==> inputs of run H <==
==> flow/design.v <==
`timescale 1ns / 1ps
module compl_mul(
   input logic clk_i, 
   input logic srst_i,
   input logic signed [17:0]data_a_i_i,   
   input logic signed [17:0]data_a_q_i,   
   input logic signed [17:0]data_b_i_i,   
   input logic signed [17:0]data_b_q_i,   
   output  logic signed  [36:0]data_i_o,    
   output  logic signed [36:0]data_q_o     
   );
   logic signed [35:0] prod_ii, prod_iq, prod_qi, prod_qq;
   assign prod_ii = data_a_i_i * data_b_i_i;
   assign prod_qq = data_a_q_i * data_b_q_i;
   assign prod_iq = data_a_i_i * data_b_q_i;
   assign prod_qi = data_a_q_i * data_b_i_i;
   always_ff@(posedge clk_i) begin
       if(srst_i)begin
           data_i_o<=0;
           data_q_o<=0;
       end
       else begin
           data_i_o<=prod_ii-prod_qq;
           data_q_o<=prod_iq+prod_qi;
       end
   end
endmodule
==> flow/run.sh <==
#!/bin/bash
# the make line also repeats each setting of config.mk as NAME=value (left out here)
make -C /OpenROAD-flow-scripts/flow DESIGN_CONFIG=/design/flow/config.mk WORK_HOME=/design/flow/orfs CLKGATE_MAP_FILE= finish
==> flow/config.mk <==
export PLATFORM = sky130hd
export DESIGN_NAME = compl_mul
export DESIGN_NICKNAME = compl_mul
export VERILOG_FILES = /design/flow/design.v
export SDC_FILE = /design/flow/constraint.sdc
export NUM_CORES = 4
export LEC_CHECK = 0
export CAP_MARGIN = 20
export CORE_MARGIN = 2
export CORE_UTILIZATION = 66
export SETUP_SLACK_MARGIN = 2.84
export SLEW_MARGIN = 20
==> flow/constraint.sdc <==
create_clock -name core_clock -period 11.1 [get_ports {clk_i}]
set_input_delay 2.2200 -clock core_clock [delete_from_list [all_inputs] [get_ports {clk_i}]]
set_output_delay 2.2200 -clock core_clock [all_outputs]
set_load 0.01 [all_outputs]
==> inputs of run A, as changes to run H <==
--- a/flow/config.mk
+++ b/flow/config.mk
@@ -8,5 +8,7 @@
 export CAP_MARGIN = 20
 export CORE_MARGIN = 2
-export CORE_UTILIZATION = 66
-export SETUP_SLACK_MARGIN = 2.84
+export CORE_UTILIZATION = 70
+export CTS_CLUSTER_DIAMETER = 332
+export CTS_CLUSTER_SIZE = 37
+export HOLD_SLACK_MARGIN = 0.29
 export SLEW_MARGIN = 20
==> flow/constraint.sdc (replaced) <==
create_clock -name core_clock -period 7.28 [get_ports {clk_i}]
set_input_delay 1.4560 -clock core_clock [delete_from_list [all_inputs] [get_ports {clk_i}]]
set_output_delay 1.4560 -clock core_clock [all_outputs]
set_load 0.01 [all_outputs]
==> qor summary <==
item                                                       run H                       run A
Result of the run                       timing/DRC/antenna clean  complete, but fails checks
Reasons for failing layout checks                              -        negative setup slack
Horiz. Die Dim                                            282 µm                      274 µm
Pre-CTS worst setup slack                               0.215 ns                    -1.78 ns
Total number of cells along the worst setup path              25                          29
Iter 0 DRT Violations                                      3,737                       6,308
Detail Placement HPWL                                 118,000 µm                  128,000 µm
GR met1 Demand/Resource                                    53.3%                       56.6%
Antenna Diode Count                                            3                          29
Met3 track utilization from global routing                 15.5%                       26.8%
Detailed-route wire length per cell                      25.6 µm                     29.5 µm
Met3 Wirelength                                        22,500 µm                   34,600 µm
Required @ worst endpoint                               11.46 ns                     7.58 ns
Critical-path top delay cell                                fa_2                        fa_1
Worst-case setup margin in the final layout              2.15 ns                    -1.60 ns
Number of global-route vias before repair                 42,900                      49,800
Share of cell area taken by multi-input logic gates        73.5%                       68.9%
Synth-to-Final Area Change                                 19.6%                       28.9%


==> inputs of willow <==
// compl_mul: RTL as listed in full above, without the edits since
export LEC_CHECK = 0
export CAP_MARGIN = 20
export CELL_PAD_IN_SITES_DETAIL_PLACEMENT = 0
export CELL_PAD_IN_SITES_GLOBAL_PLACEMENT = 0
export CORE_MARGIN = 2
export CORE_UTILIZATION = 65
export CTS_CLUSTER_DIAMETER = 194
export CTS_CLUSTER_SIZE = 54
export GPL_TIMING_DRIVEN = 1
export SETUP_SLACK_MARGIN = 0.58
export SLEW_MARGIN = 20
create_clock -name core_clock -period 7.94 [get_ports {clk_i}]
run.sh (not shown) runs the stock make flow with config.mk's settings and CLKGATE_MAP_FILE=.
==> tundra (differences from willow) <==
- CELL_PAD_IN_SITES_DETAIL_PLACEMENT: 0 -> not set
- CELL_PAD_IN_SITES_GLOBAL_PLACEMENT: 0 -> not set
- CORE_UTILIZATION: 65 -> 72
- CTS_CLUSTER_DIAMETER: 194 -> not set
- CTS_CLUSTER_SIZE: 54 -> 31
- GPL_TIMING_DRIVEN: 1 -> not set
- PLACE_DENSITY: not set -> 0.64
- SETUP_SLACK_MARGIN: 0.58 -> 2.84
==> flow/constraint.sdc (replaced) <==
create_clock -name core_clock -period 11.1 [get_ports {clk_i}]
set_input_delay 2.2200 -clock core_clock [delete_from_list [all_inputs] [get_ports {clk_i}]]
set_output_delay 2.2200 -clock core_clock [all_outputs]
set_load 0.01 [all_outputs]
==> comparison table <==
| metric | willow | tundra |
|---|---|---|
| Clock Network Area Fraction | 0.453% | 0.508% |
| Met1 demand-to-capacity share in global routing | 52.4% | 55.3% |
| Nets | 8097 | 7576 |
| Number of gates given a new drive strength after cts | 813 | 793 |
| Full die area | 80600 µm² | 72900 µm² |
| Final core utilization | 84.5% | 86.5% |
| Clock buf count | 10 | 9 |
| WL met2 | 79800 µm | 78800 µm |
| Critical Path Start | data_a_i_i[4] | data_b_i_i[14] |
| Number of OpenROAD warnings | 39 | 38 |
| Met2 GRT Util | 70.3% | 74.8% |
| Worst-case setup slack after placement | -1.43 ns | 0.547 ns |
| Largest fanout of any net on the critical path | 5 | 15 |
| Area used by multi-input combinational logic | 45100 µm² | 44600 µm² |
| Met1 WL | 57600 µm | 52600 µm |
| Setup total negative slack | -10.86 ns | 0 ns |
| Data-path buffer share of cell area in the final layout | 17.7% | 12.0% |
| Routed WL per cell | 24.4 µm | 26.6 µm |
| Status | complete, but fails checks | complete, no violations |
| Violated checks | setup timing | - |
| Instance count after placement with tap cells included | 6954 | 6380 |
| Total Wirelength | 178000 µm | 178000 µm |


==> inputs of job 9458 <==
RTL: the design.v shown in full above, as it stands there.
make LEC_CHECK=0 CAP_MARGIN=20 CORE_MARGIN=2 CORE_UTILIZATION=69 CTS_CLUSTER_DIAMETER=347 CTS_CLUSTER_SIZE=92 PLACE_DENSITY=0.39 SLEW_MARGIN=20 TNS_END_PERCENT=10 finish   # period 6.55 ns
==> job 6128 (differences from job 9458) <==
CORE_UTILIZATION = 40   (was 69)
CTS_CLUSTER_DIAMETER = not set   (was 347)
CTS_CLUSTER_SIZE = not set   (was 92)
PLACE_DENSITY = not set   (was 0.39)
TNS_END_PERCENT = not set   (was 10)
==> flow/constraint.sdc (replaced) <==
create_clock -name core_clock -period 11.8 [get_ports {clk_i}]
set_input_delay 2.3600 -clock core_clock [delete_from_list [all_inputs] [get_ports {clk_i}]]
set_output_delay 2.3600 -clock core_clock [all_outputs]
set_load 0.01 [all_outputs]
==> notes.md <==
flow finished, numbers: status=timing/DRC/antenna clean, met1 wire length=roughly 53,000 µm, Taps Inserted=between 1,500 and 2,000, routed len/inst=approximately 18 µm, number of fill cells in the layout=approximately 12,000, DR iter-0 viols=roughly 1,800, crit path max fanout=19, core region area=roughly 130,000 µm², total negative setup slack=0 ns, Finish-stage setup viols=0, GRT Util Overall=20.9%, Final clock-cell share=less than 1%
That was job 6128.
==> notes.md <==
flow finished, numbers: status=complete, but fails checks, Layout Check Fails=negative setup slack, Taps Inserted=around 960, Final clock-cell share=less than 1%, GRT Util Overall=between 40 and 50%, Finish-stage setup viols=54, met1 wire length=51,400 µm, crit path max fanout=9, DR iter-0 viols=roughly 3,400, final worst-path setup slack=-1.49 ns, total negative setup slack=-54.57 ns, core region area=between 70,000 and 80,000 µm²
That was job 9458.


==> job 6755 <==
Starts from the design.v that is shown in full above.
clock: 12.4 ns
lec_check: 0
cap_margin: 20
cell_pad_in_sites_detail_placement: 1
cell_pad_in_sites_global_placement: 0
core_margin: 10
core_utilization: 49
cts_cluster_diameter: 66
gpl_routability_driven: 0
gpl_timing_driven: 1
place_density: 0.81
slew_margin: 20
==> job 5799 (differences from job 6755) <==
==> flow/config.mk (replaced) <==
export PLATFORM = sky130hd
export DESIGN_NAME = compl_mul
export DESIGN_NICKNAME = compl_mul
export VERILOG_FILES = /design/flow/design.v
export SDC_FILE = /design/flow/constraint.sdc
export NUM_CORES = 4
export LEC_CHECK = 0
export ABC_AREA = 1
export CAP_MARGIN = 20
export CELL_PAD_IN_SITES_DETAIL_PLACEMENT = 0
export CELL_PAD_IN_SITES_GLOBAL_PLACEMENT = 0
export CORE_MARGIN = 2
export CORE_UTILIZATION = 71
export CTS_CLUSTER_DIAMETER = 60
export GPL_TIMING_DRIVEN = 1
export PLACE_DENSITY_LB_ADDON = 0.29
export SETUP_SLACK_MARGIN = 0.58
export SLEW_MARGIN = 20
==> flow/constraint.sdc (replaced) <==
create_clock -name core_clock -period 5.7 [get_ports {clk_i}]
set_input_delay 1.1400 -clock core_clock [delete_from_list [all_inputs] [get_ports {clk_i}]]
set_output_delay 1.1400 -clock core_clock [all_outputs]
set_load 0.01 [all_outputs]
==> comparison <==
- Area after synthesis: job 6755 is lower than job 5799 (4.4%).
- Against job 6755, the die size of job 5799 is lower by 34%.
- Job 6755 completed, yet does not pass: negative setup slack. Job 5799 failed in global routing, error GRT-0116.
- In job 5799 the synthesized cell count is higher than in job 6755, by about 20%.


==> run C <==
// compl_mul: RTL as listed in full above, without the edits since
clock: 9.57 ns
lec_check: 0
abc_area: 1
cap_margin: 20
core_margin: 2
core_utilization: 62
cts_cluster_diameter: 385
cts_cluster_size: 99
place_density: 0.38
setup_slack_margin: -0.83
slew_margin: 20
==> run D: changes against run C <==
==> flow/config.mk (replaced) <==
export PLATFORM = sky130hd
export DESIGN_NAME = compl_mul
export DESIGN_NICKNAME = compl_mul
export VERILOG_FILES = /design/flow/design.v
export SDC_FILE = /design/flow/constraint.sdc
export NUM_CORES = 4
export LEC_CHECK = 0
export CAP_MARGIN = 20
export CELL_PAD_IN_SITES_DETAIL_PLACEMENT = 0
export CELL_PAD_IN_SITES_GLOBAL_PLACEMENT = 0
export CORE_MARGIN = 2
export CORE_UTILIZATION = 70
export CTS_CLUSTER_DIAMETER = 194
export GPL_TIMING_DRIVEN = 1
export SETUP_SLACK_MARGIN = 0.58
export SLEW_MARGIN = 20
==> flow/constraint.sdc (replaced) <==
create_clock -name core_clock -period 7.72 [get_ports {clk_i}]
set_input_delay 1.5440 -clock core_clock [delete_from_list [all_inputs] [get_ports {clk_i}]]
set_output_delay 1.5440 -clock core_clock [all_outputs]
set_load 0.01 [all_outputs]
==> run Z: changes against run C <==
==> flow/config.mk (replaced) <==
export PLATFORM = sky130hd
export DESIGN_NAME = compl_mul
export DESIGN_NICKNAME = compl_mul
export VERILOG_FILES = /design/flow/design.v
export SDC_FILE = /design/flow/constraint.sdc
export NUM_CORES = 4
export LEC_CHECK = 0
export CAP_MARGIN = 20
export CELL_PAD_IN_SITES_DETAIL_PLACEMENT = 0
export CELL_PAD_IN_SITES_GLOBAL_PLACEMENT = 0
export CORE_MARGIN = 2
export CORE_UTILIZATION = 65
export CTS_CLUSTER_DIAMETER = 194
export GPL_TIMING_DRIVEN = 0
export SETUP_SLACK_MARGIN = 0.58
export SLEW_MARGIN = 20
==> flow/constraint.sdc (replaced) <==
create_clock -name core_clock -period 9.89 [get_ports {clk_i}]
set_input_delay 1.9780 -clock core_clock [delete_from_list [all_inputs] [get_ports {clk_i}]]
set_output_delay 1.9780 -clock core_clock [all_outputs]
set_load 0.01 [all_outputs]
==> Changelog: implementation <==
### Implementation results

* Number of endpoints failing setup at the final stage at 0
* Simple-Gate Area Share at 13.8%
* Grt met2 use at 58.7%
* Hold_ws at 2.39 ns
* Status: finished clean
* Clock period minus worst slack at 9.15 ns
[end of results for run C]
==> Changelog: implementation <==
### Implementation results

* Number of endpoints failing setup at the final stage at 0
* Clock period minus worst slack at 9.23 ns
* Status: finished clean
* Hold_ws at 2.23 ns
[end of results for run Z]
==> Changelog: implementation <==
### Implementation results

* Status: failed layout checks
* Layout check failures: negative setup slack
* Clock period minus worst slack at 8.49 ns
* Number of endpoints failing setup at the final stage at 47
* Hold_ws at 1.58 ns
* Grt met2 use at 76.8%
* Worst setup margin at -0.773 ns
[end of results for run D]
